==> run a: inputs <==
Design SP, start of the top module:
module SP(
	clk,
	rst_n,
	in_valid,
	in_data,
	in_mode,
	out_valid,
	out_data
);
export LEC_CHECK = 0
export CAP_MARGIN = 20
export CORE_MARGIN = 2
export CORE_UTILIZATION = 71
export CTS_CLUSTER_SIZE = 70
export PLACE_DENSITY_LB_ADDON = 0.0
export SETUP_SLACK_MARGIN = 2.05
export SLEW_MARGIN = 20
export TNS_END_PERCENT = 5
create_clock -name core_clock -period 7.05 [get_ports {clk}]
run.sh (not shown) runs the stock make flow with config.mk's settings and CLKGATE_MAP_FILE=.
==> run b (differences from run a) <==
==> flow/config.mk (replaced) <==
export PLATFORM = sky130hd
export DESIGN_NAME = SP
export DESIGN_NICKNAME = SP
export VERILOG_FILES = /design/flow/design.v
export SDC_FILE = /design/flow/constraint.sdc
export NUM_CORES = 4
export LEC_CHECK = 0
export ABC_AREA = 1
export CAP_MARGIN = 30
export CORE_MARGIN = 2
export CORE_UTILIZATION = 72
export CTS_CLUSTER_DIAMETER = 357
export CTS_CLUSTER_SIZE = 96
export PLACE_DENSITY_LB_ADDON = 0.0
export SLEW_MARGIN = 20
==> flow/constraint.sdc (replaced) <==
create_clock -name core_clock -period 3.08 [get_ports {clk}]
set_input_delay 0.6160 -clock core_clock [delete_from_list [all_inputs] [get_ports {clk}]]
set_output_delay 0.6160 -clock core_clock [all_outputs]
set_load 0.01 [all_outputs]
==> run c (differences from run a) <==
==> flow/config.mk (replaced) <==
export PLATFORM = sky130hd
export DESIGN_NAME = SP
export DESIGN_NICKNAME = SP
export VERILOG_FILES = /design/flow/design.v
export SDC_FILE = /design/flow/constraint.sdc
export NUM_CORES = 4
export LEC_CHECK = 0
export ABC_AREA = 1
export CAP_MARGIN = 20
export CELL_PAD_IN_SITES_DETAIL_PLACEMENT = 0
export CELL_PAD_IN_SITES_GLOBAL_PLACEMENT = 3
export CORE_ASPECT_RATIO = 0.67
export CORE_MARGIN = 2
export CORE_UTILIZATION = 62
export CTS_CLUSTER_SIZE = 28
export GPL_ROUTABILITY_DRIVEN = 0
export HOLD_SLACK_MARGIN = 0.22
export PLACE_DENSITY_LB_ADDON = 0.04
export SLEW_MARGIN = 5
export TNS_END_PERCENT = 60
==> flow/constraint.sdc (replaced) <==
create_clock -name core_clock -period 11.9 [get_ports {clk}]
set_input_delay 2.3800 -clock core_clock [delete_from_list [all_inputs] [get_ports {clk}]]
set_output_delay 2.3800 -clock core_clock [all_outputs]
set_load 0.01 [all_outputs]
==> results <==
Die Wd: run b 337 um; run a 336 um; run c 443 um
Instance count of the mapped netlist: run b 10882; run a 9102; run c 10882
Dominant cell by count in the synthesized netlist: run b sky130_fd_sc_hd__nand2_1; run a sky130_fd_sc_hd__inv_1; run c sky130_fd_sc_hd__nand2_1
Cell Rows: run b 122; run a 121; run c 107
Run status: run b aborted with a tool error; run a failed layout checks; run c aborted with a tool error
Stage where the flow stopped: run b global routing; run a -; run c global placement without I/O
Violated checks: run b -; run a negative setup slack; run c -
Syn_nets: run b 12650; run a 10870; run c 12650
Fraction of synthesized cell area in xor and xnor cells: run b 1.73%; run a 3.11%; run c 1.73%
H-tree depth: run b 1; run a 3; run c -
Clock Path Buffers: run b 3; run a 3; run c -
Post-CTS repair timing setup buffer count: run b 218; run a 108; run c -
Chip Area, Yosys: run b 79900 um2; run a 78200 um2; run c 79900 um2
Average instance area after synthesis: run b 7.34 um2; run a 8.59 um2; run c 7.34 um2
Cells resized by post-CTS repair: run b 654; run a 489; run c -
IO Port Bufs: run b 24; run a 24; run c -
Adder Share, Synth: run b 36.2%; run a 37.0%; run c 36.2%
Seq/Total Area, Yosys: run b 17.3%; run a 17.6%; run c 17.3%
Number of distinct standard cells referenced by the synthesized netlist: run b 71; run a 108; run c 71

========
==> inputs of job 8884 <==
SP again, from the RTL that the note above started with.
clock: 8.32 ns
lec_check: 0
cap_margin: 0
core_margin: 2
core_utilization: 72
max_routing_layer: met4
place_density: 0.63
slew_margin: 20
==> job 7544: changes against job 8884 <==
Settings changed: CAP_MARGIN 0 to 20, CELL_PAD_IN_SITES_DETAIL_PLACEMENT set to 0, CORE_ASPECT_RATIO set to 0.86, CTS_CLUSTER_SIZE set to 28, MAX_ROUTING_LAYER met4 to unset, PLACE_DENSITY 0.63 to unset, PLACE_DENSITY_LB_ADDON set to 0.0, SETUP_SLACK_MARGIN set to 2.03, TNS_END_PERCENT set to 60.
==> flow/constraint.sdc (replaced) <==
create_clock -name core_clock -period 7.12 [get_ports {clk}]
set_input_delay 1.4240 -clock core_clock [delete_from_list [all_inputs] [get_ports {clk}]]
set_output_delay 1.4240 -clock core_clock [all_outputs]
set_load 0.01 [all_outputs]
==> job 1045: changes against job 8884 <==
Settings changed: CAP_MARGIN 0 to 20, CORE_UTILIZATION 72 to 70, PLACE_DENSITY 0.63 to unset, SETUP_SLACK_MARGIN set to 1.8.
==> flow/constraint.sdc (replaced) <==
create_clock -name core_clock -period 6.48 [get_ports {clk}]
set_input_delay 1.2960 -clock core_clock [delete_from_list [all_inputs] [get_ports {clk}]]
set_output_delay 1.2960 -clock core_clock [all_outputs]
set_load 0.01 [all_outputs]
==> results <==
Outcome: job 1045 aborted with a tool error; job 8884 no timing/DRC/antenna violations; job 7544 failed layout checks
Last stage reached: job 1045 global routing (5_1_grt); job 8884 -; job 7544 -
Reasons for failing layout checks: job 1045 -; job 8884 -; job 7544 setup timing
Final sum of negative setup slack: job 1045 -; job 8884 0 ns; job 7544 -20.77 ns
Starting density of the core: job 1045 0.706; job 8884 0.729; job 7544 0.723
Actual transition at the worst max-transition pin: job 1045 -; job 8884 1.26 ns; job 7544 1.27 ns
Worst Hold Slack: job 1045 -; job 8884 0.360 ns; job 7544 0.356 ns
Hold-critical path depth: job 1045 -; job 8884 0; job 7544 0
Clock group power: job 1045 -; job 8884 3190 µW; job 7544 3680 µW
Via-per-instance ratio: job 1045 -; job 8884 6.34; job 7544 6.53
Total die size: job 1045 0.114 mm²; job 8884 0.111 mm²; job 7544 0.111 mm²
Worst setup EP type: job 1045 -; job 8884 flip-flop; job 7544 flip-flop
Portion of total power attributed to the clock network: job 1045 -; job 8884 0.173; job 7544 0.133
TritonRoute pass-1 iters: job 1045 -; job 8884 7; job 7544 12
Multi-input combinational gate total: job 1045 -; job 8884 6,600; job 7544 6,601
Power Internal: job 1045 -; job 8884 9500 µW; job 7544 14,800 µW
Pwr Total: job 1045 -; job 8884 18,500 µW; job 7544 27,800 µW
Data required time of the worst path: job 1045 -; job 8884 8.89 ns; job 7544 7.70 ns
Routed wl met2: job 1045 -; job 8884 110 mm; job 7544 123 mm
Post-layout minimum cycle time: job 1045 -; job 8884 8.00 ns; job 7544 7.77 ns
Nets: job 1045 -; job 8884 10,800; job 7544 11,500
Logic area: job 1045 -; job 8884 0.0572 mm²; job 7544 0.0606 mm²
No activity file was given, so power comes from the tool's default toggle rates.
